Design SimpleCPU, start of the top module:
module SimpleCPU(clk, rst, data_fromRAM, wrEn, addr_toRAM, data_toRAM, pCounter);
Size: ~6,600 cells after synthesis, about 90 flip-flops, roughly 43,000 sq um of cells after synthesis.
Settings: LEC_CHECK=0, ABC_AREA=1, CAP_MARGIN=40, CORE_MARGIN=2, CORE_UTILIZATION=72, CTS_CLUSTER_DIAMETER=56, CTS_CLUSTER_SIZE=21, PLACE_DENSITY=0.4, SETUP_SLACK_MARGIN=0.52, SLEW_MARGIN=20; clock period 3.6 ns.
run.sh (not shown) runs the stock make flow with config.mk's settings and CLKGATE_MAP_FILE=.
The baseline did not get past clock tree synthesis (4_1_cts) (DPL-0033).
Change:
Settings changed: ABC_AREA 1 to not set, CAP_MARGIN 40 to 20, CORE_UTILIZATION 72 to 52, CTS_CLUSTER_DIAMETER 56 to not set, CTS_CLUSTER_SIZE 21 to not set, PLACE_DENSITY 0.4 to not set, SETUP_SLACK_MARGIN 0.52 to not set.
Clock period 3.6 ns to 14.0 ns, I/O delays scaled along.
The changed run produced a layout that fails on negative setup slack.
Die size went up by 32%.
Area after synthesis drops by 4.4%.
Synthesized cell count drops by 19%.
Change:
Settings changed: ABC_AREA set to 1, CORE_MARGIN 2 to 7, CORE_UTILIZATION 52 to 40, CTS_CLUSTER_DIAMETER set to 232, CTS_CLUSTER_SIZE set to 98, PLACE_DENSITY_LB_ADDON set to 0.03, TNS_END_PERCENT set to 10.
The changed run passed the timing, design-rule and antenna checks.
Synthesized area went up by 4.6%.
Global-route usage falls by 15 points.
Critical path depth goes up by 3.
Worst hold slack gains 13 ps.
Clock power went up by 17%.
Combinational power grows by 32%.
Wire length increases by 3.7%.
Cell area came out higher by 3.9%.
Change:
Settings changed: ABC_AREA 1 to not set, CORE_MARGIN 7 to 2, CORE_UTILIZATION 40 to 66, CTS_CLUSTER_DIAMETER 232 to not set, CTS_CLUSTER_SIZE 98 to not set, PLACE_DENSITY_LB_ADDON 0.03 to not set, TNS_END_PERCENT 10 to not set.
Clock period 14.0 ns to 12.0 ns, I/O delays scaled along.
After rerunning: Now the flow never finished: it broke off in global routing (5_1_grt) on GRT-0116; die size went down by 45%; synthesized area went down by about 4.4%; synthesized cell count went down by about 19%.
Change:
Settings changed: CORE_UTILIZATION 66 to 58, SETUP_SLACK_MARGIN set to 2.3, TNS_END_PERCENT set to 20.
Clock period 12.0 ns to 14.0 ns, I/O delays scaled along.
What happened: The new run produced a clean layout. Synthesized cell count stays the same. Synthesized area is unchanged. Die size grows by 14%.
Change:
Settings changed: CELL_PAD_IN_SITES_GLOBAL_PLACEMENT set to 3, CORE_UTILIZATION 58 to 40, CTS_CLUSTER_DIAMETER set to 386, CTS_CLUSTER_SIZE set to 95, HOLD_SLACK_MARGIN set to -0.07, PLACE_DENSITY_LB_ADDON set to 0.03, SETUP_SLACK_MARGIN 2.3 to not set, TNS_END_PERCENT 20 to 40.
What happened:
- The changed run completed with no timing, DRC or antenna violations
- wire length is higher by 9.5%
- setup slack degrades by 1000 ps
- synthesized cell count does not change
- hold slack barely changes
- synthesized area stays the same

* * *

== quartz ==
SimpleCPU again, from the RTL that the note above started with.
clock: 10.7 ns
lec_check: 0
cap_margin: 5
core_margin: 2
core_utilization: 66
cts_cluster_diameter: 340
cts_cluster_size: 41
gpl_routability_driven: 1
setup_slack_margin: 2.63
slew_margin: 30
tns_end_percent: 30
quartz did not finish: a tool error stopped it during global routing.
Edits applied to the flow inputs when going from quartz to juniper:
==> flow/config.mk <==
export PLATFORM = sky130hd
export DESIGN_NAME = SimpleCPU
export DESIGN_NICKNAME = SimpleCPU
export VERILOG_FILES = /design/flow/design.v
export SDC_FILE = /design/flow/constraint.sdc
export NUM_CORES = 4
export LEC_CHECK = 0
export CAP_MARGIN = 20
export CORE_MARGIN = 2
export CORE_UTILIZATION = 61
export SETUP_SLACK_MARGIN = -0.79
export SLEW_MARGIN = 20
export TNS_END_PERCENT = 5
==> flow/constraint.sdc <==
create_clock -name core_clock -period 10.9 [get_ports {clk}]
set_input_delay 2.1800 -clock core_clock [delete_from_list [all_inputs] [get_ports {clk}]]
set_output_delay 2.1800 -clock core_clock [all_outputs]
set_load 0.01 [all_outputs]
--- outcome ---
- Although it ran to completion, juniper produced a layout that fails the final checks because of capacitance limit, slew limit, setup timing.
- Comparing quartz against juniper, there is no change at all in async set or reset register ratio after synthesis.
- Comparing quartz against juniper, there is no change at all in area fraction in xor and xnor cells.
- Synthesized net count: juniper vs quartz identical
- Post-CTS repair timing setup buffer count in juniper is 23 lower than in quartz
- There was hardly any difference in standard cell area after detailed placement between quartz and juniper.
- Floorplan core area was lower in the run labelled quartz.
- Per the comparison of juniper with quartz, die area increased by 0.0052 mm^2 relative to the old numbers; effective utilization at floorplan decreased by 5.3 points relative to the old numbers; die span in x increased by 10 um relative to the old numbers; placer congestion estimate decreased by about 6% relative to the old numbers.
- Re post-cts resize count: quartz was higher than juniper.
Relative to juniper, the following input files were edited for cedar:
-- flow/config.mk --
<<< juniper, line 10
export CORE_UTILIZATION = 61
>>> cedar, line 10
export CORE_UTILIZATION = 65
export CTS_CLUSTER_DIAMETER = 337
<<< juniper, line 13
export TNS_END_PERCENT = 5
>>> cedar, line 14
==> flow/constraint.sdc <==
create_clock -name core_clock -period 11.0 [get_ports {clk}]
set_input_delay 2.2000 -clock core_clock [delete_from_list [all_inputs] [get_ports {clk}]]
set_output_delay 2.2000 -clock core_clock [all_outputs]
set_load 0.01 [all_outputs]
### Flow results
Tool error ODB-0269 stopped cedar during global routing; no final results. Comparing cedar with juniper, the number of cells in the yosys synthesis report came out essentially unchanged. The run showing the greater placement row count is juniper. Comparing juniper and cedar, the lower area enclosed by the die boundary was measured on cedar. On number of synthesized register bits, juniper and cedar are neck and neck. Comparing cedar against juniper, there is no change at all in depth of the CTS H-tree.
Modified inputs, lagoon compared to cedar
-- flow/config.mk --
<<< cedar, line 11
export CTS_CLUSTER_DIAMETER = 337
>>> lagoon, line 11
export MAX_ROUTING_LAYER = met4
<<< cedar, line 14
>>> lagoon, line 14
export TNS_END_PERCENT = 5
==> flow/constraint.sdc <==
create_clock -name core_clock -period 10.9 [get_ports {clk}]
set_input_delay 2.1800 -clock core_clock [delete_from_list [all_inputs] [get_ports {clk}]]
set_output_delay 2.1800 -clock core_clock [all_outputs]
set_load 0.01 [all_outputs]
==> comparison <==
XOR/XNOR share of the synthesized area came out exactly the same in cedar and lagoon. No final results exist for lagoon, since it was stopped by error DRT-0255 during detailed routing. Compared with cedar, in lagoon post-synthesis chip area from yosys stayed essentially flat, post-CTS repair timing setup buffer count rose by 6, final RePlAce weighted congestion rose by 3.6%. Comparing cedar against lagoon, there is no change at all in adder-cell share of the synthesized area.

* * *

Setup of run A:
SimpleCPU again, from the RTL that the note above started with.
Design SimpleCPU, start of the top module:
module SimpleCPU(clk, rst, data_fromRAM, wrEn, addr_toRAM, data_toRAM, pCounter);
parameter SIZE = 10;
input clk, rst;
input wire [31:0] data_fromRAM;
output reg wrEn;
output reg [SIZE-1:0] addr_toRAM;
output reg [31:0] data_toRAM;
output reg [SIZE-1:0] pCounter;
reg [ 3:0] opcode, opcodeNext;
reg [13:0] operand1, operand2, operand1Next, operand2Next;
reg [SIZE-1:0]   pCounterNext;
reg [31:0] num1, num2, num1Next, num2Next;
reg [ 3:0] state, stateNext;
always @(posedge clk)begin
	state    <= stateNext;
	pCounter <= pCounterNext;
	opcode   <= opcodeNext;
	operand1 <= operand1Next;
	operand2 <= operand2Next;
	num1     <= num1Next;
	num2     <= num2Next;
end
always @*begin
	stateNext    = state;
	pCounterNext = pCounter;
	opcodeNext   = opcode;
	operand1Next = operand1;
	operand2Next = operand2;
	num1Next     = num1;
	num2Next     = num2;
	addr_toRAM   = 0;
	wrEn         = 0;
	data_toRAM   = 0;
if(rst)
	begin
	stateNext    = 0;
	pCounterNext = 0;
	opcodeNext   = 0;
	operand1Next = 0;
	operand2Next = 0;
	num1Next     = 0;
	num2Next     = 0;
	addr_toRAM   = 0;
	wrEn         = 0;
	data_toRAM   = 0;
	end
else 
	case(state)                       
		0: begin											 
			pCounterNext = pCounter;
			opcodeNext   = opcode;
			operand1Next = 0;
			operand2Next = 0;
			addr_toRAM   = pCounter;
			num2Next     = 0;
			wrEn         = 0;
			data_toRAM   = 0;
			stateNext    = 1;
		end 
		1:begin                    
			pCounterNext = pCounter;
  ...
==> flow/config.mk <==
export PLATFORM = sky130hd
export DESIGN_NAME = SimpleCPU
export DESIGN_NICKNAME = SimpleCPU
export VERILOG_FILES = /design/flow/design.v
export SDC_FILE = /design/flow/constraint.sdc
export NUM_CORES = 4
export LEC_CHECK = 0
export ABC_AREA = 1
export CAP_MARGIN = 35
export CORE_ASPECT_RATIO = 0.56
export CORE_MARGIN = 2
export CORE_UTILIZATION = 40
export CTS_CLUSTER_DIAMETER = 59
export GPL_TIMING_DRIVEN = 0
export MAX_ROUTING_LAYER = met4
export SETUP_SLACK_MARGIN = 0.4
export SLEW_MARGIN = 20
export TNS_END_PERCENT = 100
==> flow/constraint.sdc <==
create_clock -name core_clock -period 9.11 [get_ports {clk}]
set_input_delay 1.8220 -clock core_clock [delete_from_list [all_inputs] [get_ports {clk}]]
set_output_delay 1.8220 -clock core_clock [all_outputs]
set_load 0.01 [all_outputs]
Run A finished every stage; the final checks, however, were not passed, the failures being setup timing.
Input changes introduced in run B (baseline for comparison: run A):
==> flow/config.mk <==
export PLATFORM = sky130hd
export DESIGN_NAME = SimpleCPU
export DESIGN_NICKNAME = SimpleCPU
export VERILOG_FILES = /design/flow/design.v
export SDC_FILE = /design/flow/constraint.sdc
export NUM_CORES = 4
export LEC_CHECK = 0
export CAP_MARGIN = 20
export CORE_MARGIN = 2
export CORE_UTILIZATION = 61
export SETUP_SLACK_MARGIN = 3.34
export SLEW_MARGIN = 20
export TNS_END_PERCENT = 5
==> flow/constraint.sdc <==
create_clock -name core_clock -period 11.5 [get_ports {clk}]
set_input_delay 2.3000 -clock core_clock [delete_from_list [all_inputs] [get_ports {clk}]]
set_output_delay 2.3000 -clock core_clock [all_outputs]
set_load 0.01 [all_outputs]
## What came out
- When run B is measured against run A, its number of nets at floorplan turns out 16% lower.
- Run B vs. run A: sequential fraction of the synthesis area increased by 0.19 points relative to the old numbers, area after synthesis decreased by about 4.4% relative to the old numbers, adder-cell share of the synthesized area increased by 1.8 points relative to the old numbers, die size decreased by about 37% relative to the old numbers, average instance area after synthesis increased by about 17% relative to the old numbers.
- Against run A, placeable core area in run B came out better.
- Stage in which a tool error killed run B: global routing.
- When run B is set beside run A, its number of buffers inserted by post-CTS setup repair turns out to be about 80% smaller.
- Going from run A to run B, vertical die size grew by a few percent.
> inputs changed (run B -> run C)
diff --git a/flow/config.mk b/flow/config.mk
--- a/flow/config.mk
+++ b/flow/config.mk
@@ -8,6 +8,5 @@
 export CAP_MARGIN = 20
 export CORE_MARGIN = 2
-export CORE_UTILIZATION = 61
-export SETUP_SLACK_MARGIN = 3.34
+export CORE_UTILIZATION = 60
+export SETUP_SLACK_MARGIN = -0.95
 export SLEW_MARGIN = 20
-export TNS_END_PERCENT = 5
==> flow/constraint.sdc <==
create_clock -name core_clock -period 10.9 [get_ports {clk}]
set_input_delay 2.1800 -clock core_clock [delete_from_list [all_inputs] [get_ports {clk}]]
set_output_delay 2.1800 -clock core_clock [all_outputs]
set_load 0.01 [all_outputs]
### Flow results
Status run C: flow complete, layout not clean - setup timing. [run C vs run B] height of the chip: higher in run C. Re number of buffers inserted by post-CTS setup repair: run C and run B aren't equal, and the lower value belongs to run C. Delta(pre-CTS setup slack, run C - run B) < 0. Standard cell core area ends up lower on run B. Across both runs, die width was higher for run C than for run B. As far as cell count after synthesis goes, run B and run C are indistinguishable; the numbers are identical.
Edits applied to the flow inputs when going from run C to run D:
diff --git a/flow/config.mk b/flow/config.mk
--- a/flow/config.mk
+++ b/flow/config.mk
@@ -8,5 +8,4 @@
 export CAP_MARGIN = 20
 export CORE_MARGIN = 2
-export CORE_UTILIZATION = 60
-export SETUP_SLACK_MARGIN = -0.95
+export CORE_UTILIZATION = 40
 export SLEW_MARGIN = 20
==> flow/constraint.sdc <==
create_clock -name core_clock -period 14.0 [get_ports {clk}]
set_input_delay 2.8000 -clock core_clock [delete_from_list [all_inputs] [get_ports {clk}]]
set_output_delay 2.8000 -clock core_clock [all_outputs]
set_load 0.01 [all_outputs]
Notes after the runs:
Looking at final design utilization, run D sits 26 points below run C.
Going from run C to run D, switching power share of the total increased 2.1 points; power after layout went down 28%.
When run D is set beside run C, its length of routed met3 wiring turns out to be 24% smaller.
Run D reached the final stage; the timing, design-rule and antenna checks on its layout passed.
Taking run C as the reference, in run D worst hold slack lower, share of the clock period used by the worst path after layout lower, simple logic cell fraction of the synthesized area roughly the same, via count lower, non-clock buffer count lower.
Across both runs, wire length of the first global-routing pass was higher for run D than for run C.
On run D: placed wire-length estimate after detailed placement is 5.5% higher than what run C gave.

* * *

## v24
SimpleCPU again, from the RTL that the note above started with.
export LEC_CHECK = 0
export CAP_MARGIN = 10
export CORE_MARGIN = 2
export CORE_UTILIZATION = 72
export CTS_CLUSTER_DIAMETER = 105
export CTS_CLUSTER_SIZE = 57
export HOLD_SLACK_MARGIN = 0.3
export MAX_ROUTING_LAYER = met4
export PLACE_DENSITY_LB_ADDON = 0.01
export SETUP_SLACK_MARGIN = 2.17
export SLEW_MARGIN = 20
export TNS_END_PERCENT = 40
create_clock -name core_clock -period 7.64 [get_ports {clk}]
5_1_grt: v24 exited with error
--- input diff v24..v18 ---
Settings: CTS_CLUSTER_SIZE removed (was 57); CORE_UTILIZATION changed from 72 to 61; HOLD_SLACK_MARGIN removed (was 0.3); PLACE_DENSITY_LB_ADDON removed (was 0.01); TNS_END_PERCENT removed (was 40); SETUP_SLACK_MARGIN changed from 2.17 to -0.95; MAX_ROUTING_LAYER removed (was met4); CAP_MARGIN changed from 10 to 20; CTS_CLUSTER_DIAMETER removed (was 105); the clock period (ns, I/O delays scaled along) changed from 7.64 to 9.79.
==> results <==
- Ran to the end and failed final checks on negative setup slack: v18.
- On initial cell density of the core: between v24 and v18, it ends up higher for v24.
- The row count in v18 is 1.09 times that in v24.
- Taking v24 over v18, the number of post-CTS setup repair buffers ratio works out to 1.4.
Inputs modified between v18 and v3:
Settings: CORE_UTILIZATION: 61 -> 63; SETUP_SLACK_MARGIN: -0.95 -> 2.15; the clock period (ns, I/O delays scaled along): 9.79 -> 14.0.
### Flow results
v18 -> v3: floorplan net count delta 0, exact match. v3: it failed with a tool error in 5_1_grt, so there are no final results. v3 against v18; die outline area is down by a few percent. Between v3 and v18, area of the core is lower for v3, v18 comes in above that. As far as area share of and-or/or-and cells after synthesis goes, v18 and v3 are indistinguishable; the numbers are identical.
Changes in v31 relative to v3:
Settings: SETUP_SLACK_MARGIN removed (was 2.15); HOLD_SLACK_MARGIN newly set to -0.07; CTS_CLUSTER_DIAMETER newly set to 386; TNS_END_PERCENT newly set to 40; CTS_CLUSTER_SIZE newly set to 100; CORE_UTILIZATION changed from 63 to 40.
v31 reached the end of the flow, and the finished layout is clean on the timing, design-rule and antenna checks.
Re post-synth area from yosys stat: no difference whatsoever between v3 and v31.
Summary: with v3 as the reference, placed cell count in v31 moved up by more than 10%.
v31 ends up with a number of rows in the core area that is 25 higher than in v3.
Reported for v3 and v31, number of hold-repair buffers added at the cts stage turned out identical to the last digit.
### v31 -> v39
Settings: MIN_ROUTING_LAYER now met2, previously not set; TNS_END_PERCENT no longer set, was 40; CTS_CLUSTER_DIAMETER no longer set, was 386; HOLD_SLACK_MARGIN no longer set, was -0.07; CTS_CLUSTER_SIZE no longer set, was 100; MAX_ROUTING_LAYER now met4, previously not set.
==> results <==
- v39 never completed; the flow aborted with a tool error in 5_1_grt.
- Last weighted congestion value of the routability-driven placer: higher on v39
- Number of cells in the yosys synthesis report: v39 vs v31 identical
- Compared with v31, area of placed instances in v39 increased slightly.
- Diff v39..v31 | proportion of synthesized chip area in sequential cells | unchanged
Power is estimated from default activity; no workload was simulated.
